==> run C: inputs <==
==> flow/design.v (excerpt) <==
module CPUSystem(Clock, Reset, T, Mem_Address, Mem_WData, Mem_RData, Mem_Read, Mem_Write);
clock: 5.11 ns
lec_check: 0
abc_area: 1
cap_margin: 10
cell_pad_in_sites_detail_placement: 0
cell_pad_in_sites_global_placement: 0
core_aspect_ratio: 0.92
core_margin: 2
core_utilization: 72
cts_cluster_diameter: 231
gpl_routability_driven: 1
max_routing_layer: met5
min_routing_layer: met1
place_density: 0.37
setup_slack_margin: -0.06
slew_margin: 30
run.sh (not shown) runs the stock make flow with config.mk's settings and CLKGATE_MAP_FILE=.
==> run M (differences from run C) <==
==> flow/config.mk (replaced) <==
export PLATFORM = sky130hd
export DESIGN_NAME = CPUSystem
export DESIGN_NICKNAME = CPUSystem
export VERILOG_FILES = /design/flow/design.v
export SDC_FILE = /design/flow/constraint.sdc
export NUM_CORES = 4
export LEC_CHECK = 0
export ABC_AREA = 1
export CAP_MARGIN = 10
export CELL_PAD_IN_SITES_DETAIL_PLACEMENT = 0
export CELL_PAD_IN_SITES_GLOBAL_PLACEMENT = 0
export CORE_ASPECT_RATIO = 0.82
export CORE_MARGIN = 2
export CORE_UTILIZATION = 30
export GPL_ROUTABILITY_DRIVEN = 1
export MAX_ROUTING_LAYER = met5
export MIN_ROUTING_LAYER = met2
export PLACE_DENSITY_LB_ADDON = 0.24
export SETUP_SLACK_MARGIN = 1.47
export SLEW_MARGIN = 30
==> flow/constraint.sdc (replaced) <==
create_clock -name core_clock -period 5.62 [get_ports {Clock}]
set_input_delay 1.1240 -clock core_clock [delete_from_list [all_inputs] [get_ports {Clock}]]
set_output_delay 1.1240 -clock core_clock [all_outputs]
set_load 0.01 [all_outputs]
==> run A (differences from run C) <==
==> flow/config.mk (replaced) <==
export PLATFORM = sky130hd
export DESIGN_NAME = CPUSystem
export DESIGN_NICKNAME = CPUSystem
export VERILOG_FILES = /design/flow/design.v
export SDC_FILE = /design/flow/constraint.sdc
export NUM_CORES = 4
export LEC_CHECK = 0
export ABC_AREA = 1
export CAP_MARGIN = 0
export CORE_MARGIN = 2
export CORE_UTILIZATION = 72
export CTS_CLUSTER_DIAMETER = 172
export CTS_CLUSTER_SIZE = 10
export SLEW_MARGIN = 20
==> flow/constraint.sdc (replaced) <==
create_clock -name core_clock -period 4.38 [get_ports {Clock}]
set_input_delay 0.8760 -clock core_clock [delete_from_list [all_inputs] [get_ports {Clock}]]
set_output_delay 0.8760 -clock core_clock [all_outputs]
set_load 0.01 [all_outputs]
==> results <==
item                                                                                    run A                    run M                        run C
Worst R2R End                                                                               -     q_MuxASel[1]$_DFF_P_  q_RF_ScrSel[3]$_SDFFE_PN1N_
Sequential cell area share                                                                  -                    16.1%                        17.8%
Insertion delay to the later sink of the worst-skew pair                                    -                  0.62 ns                      0.60 ns
Top layer reached by signal wires                                                           -                     met5                         met4
Result of the run                                                   aborted with a tool error  complete, no violations     finished with violations
Failing step                                                                   global routing                        -                            -
Violated checks                                                                             -                        -                 setup timing
Endpoint class of the critical path                                                         -              output port                  output port
Number of buffers other than clock buffers in the final layout                              -                      252                          161
Net count, final                                                                            -                     4487                         4390
Worst stage delay on the critical path                                                      -                  0.39 ns                      0.35 ns
Hold WS                                                                                     -                 0.462 ns                     0.468 ns
Hold/Removal Path Class                                                                     -                  reg2reg                      reg2reg
Cell with the biggest individual delay on the critical path                                 -                  dfxtp_4                      dfxtp_1
Count of maximum capacitance violations                                                     -                        0                            0
Non-Filler Cell Area, Final                                                                 -               29700 um^2                   26700 um^2
Clock buffer cells                                                                          -                       45                           35
Internal Dissipation                                                                        -                  5.88 mW                      5.97 mW
Startpoint type of the worst setup path                                                     -                     flop                         flop
Combinational gate area                                                                     -               17800 um^2                   16700 um^2
Layout multi-input combinational cell count                                                 -                     3251                         3251
Placed Instance Area                                                               27800 um^2               26400 um^2                   25300 um^2
Inserted Clock Buffers                                                                     27                       34                           28
Number of buffer and inverter instances along the worst setup path                          -                        4                            6
Number of tap cells inserted                                                                -                     1056                          429
Final core utilization                                                                      -                    37.1%                        80.5%
Clk tree area frac                                                                          -                    4.00%                        3.76%
Worst slack at placement                                                            -0.721 ns             -0.000787 ns                    0.0674 ns


==> inputs of violet <==
Starting RTL as in the previous note.
export LEC_CHECK = 0
export CAP_MARGIN = 40
export CELL_PAD_IN_SITES_DETAIL_PLACEMENT = 2
export CELL_PAD_IN_SITES_GLOBAL_PLACEMENT = 0
export CORE_MARGIN = 7
export CORE_UTILIZATION = 40
export CTS_CLUSTER_DIAMETER = 280
export GPL_ROUTABILITY_DRIVEN = 0
export GPL_TIMING_DRIVEN = 0
export MAX_ROUTING_LAYER = met4
export SETUP_SLACK_MARGIN = -0.64
export SLEW_MARGIN = 0
create_clock -name core_clock -period 8.81 [get_ports {Clock}]
==> yarrow (differences from violet) <==
- CAP_MARGIN: 40 -> 20
- CELL_PAD_IN_SITES_DETAIL_PLACEMENT: 2 -> default
- CELL_PAD_IN_SITES_GLOBAL_PLACEMENT: 0 -> default
- CORE_MARGIN: 7 -> 2
- CTS_CLUSTER_DIAMETER: 280 -> default
- GPL_ROUTABILITY_DRIVEN: 0 -> default
- GPL_TIMING_DRIVEN: 0 -> default
- MAX_ROUTING_LAYER: met4 -> default
- SETUP_SLACK_MARGIN: -0.64 -> default
- SLEW_MARGIN: 0 -> 20
==> flow/constraint.sdc (replaced) <==
create_clock -name core_clock -period 9.2 [get_ports {Clock}]
set_input_delay 1.8400 -clock core_clock [delete_from_list [all_inputs] [get_ports {Clock}]]
set_output_delay 1.8400 -clock core_clock [all_outputs]
set_load 0.01 [all_outputs]
==> raven (differences from violet) <==
- ABC_AREA: default -> 1
- CELL_PAD_IN_SITES_DETAIL_PLACEMENT: 2 -> 1
- CELL_PAD_IN_SITES_GLOBAL_PLACEMENT: 0 -> default
- CORE_MARGIN: 7 -> 2
- CORE_UTILIZATION: 40 -> 41
- CTS_CLUSTER_DIAMETER: 280 -> default
- GPL_ROUTABILITY_DRIVEN: 0 -> default
- GPL_TIMING_DRIVEN: 0 -> default
- PLACE_DENSITY_LB_ADDON: default -> 0.09
- SETUP_SLACK_MARGIN: -0.64 -> default
- SLEW_MARGIN: 0 -> 20
==> flow/constraint.sdc (replaced) <==
create_clock -name core_clock -period 12.0 [get_ports {Clock}]
set_input_delay 2.4000 -clock core_clock [delete_from_list [all_inputs] [get_ports {Clock}]]
set_output_delay 2.4000 -clock core_clock [all_outputs]
set_load 0.01 [all_outputs]
==> results <==
| metric | violet | yarrow | raven |
|---|---|---|---|
| Hold slack final | - | 0.4541 ns | 0.4628 ns |
| Non-clk buf share | - | 0.03052 | 0.02862 |
| Power attributed to combinational cells | - | 0.00182 W | 0.00318 W |
| Post-synthesis share of cell area spent on full adders, half adders and majority gates | 0.03671 | 0.03671 | 0.03684 |
| Post-synthesis simple-gate area fraction | 0.2715 | 0.2715 | 0.3722 |
| Met3 wire len | - | 8.801 mm | 8.531 mm |
| Inverters, non-clock | - | 114 | 631 |
| Cell Count Post-Placement | 4443 | 4102 | 4970 |
| Biggest Area Class | - | combinational gates | combinational gates |
| End point of the critical path | - | Mem_WData[7] | Mem_WData[1] |
| Syn Nets | 3662 | 3662 | 4362 |
| Setup WS post-layout | - | 0.7337 ns | 3.770 ns |
| Outcome | stopped before the end | no timing/DRC/antenna violations | no timing/DRC/antenna violations |
| Failing step | global routing | - | - |
| Worst reg2reg setup slack | - | 2.03 ns | 5.72 ns |
| Layout Cells excl Fill | - | 4158 | 5036 |
| Number of warning messages in the logs | - | 67 | 67 |
| Nets | - | 3432 | 4316 |
| Multi-input gate area | - | 17660 sq um | 16370 sq um |
| Register share of total power | - | 0.282 | 0.205 |
| Worst slew slack as a fraction of its limit | - | 0.2690 | 0.3638 |
| Number of nets with antenna violations after routing | - | 0 | 0 |
| Sw power | - | 0.001814 W | 0.002876 W |
| R2R Path Start | - | q_RF_OutASel[2] | q_RF_OutASel[0] |
| Group drawing the most power | - | combinational logic | combinational logic |
Power figures rest on the tool's default switching activity, not on a simulated workload.
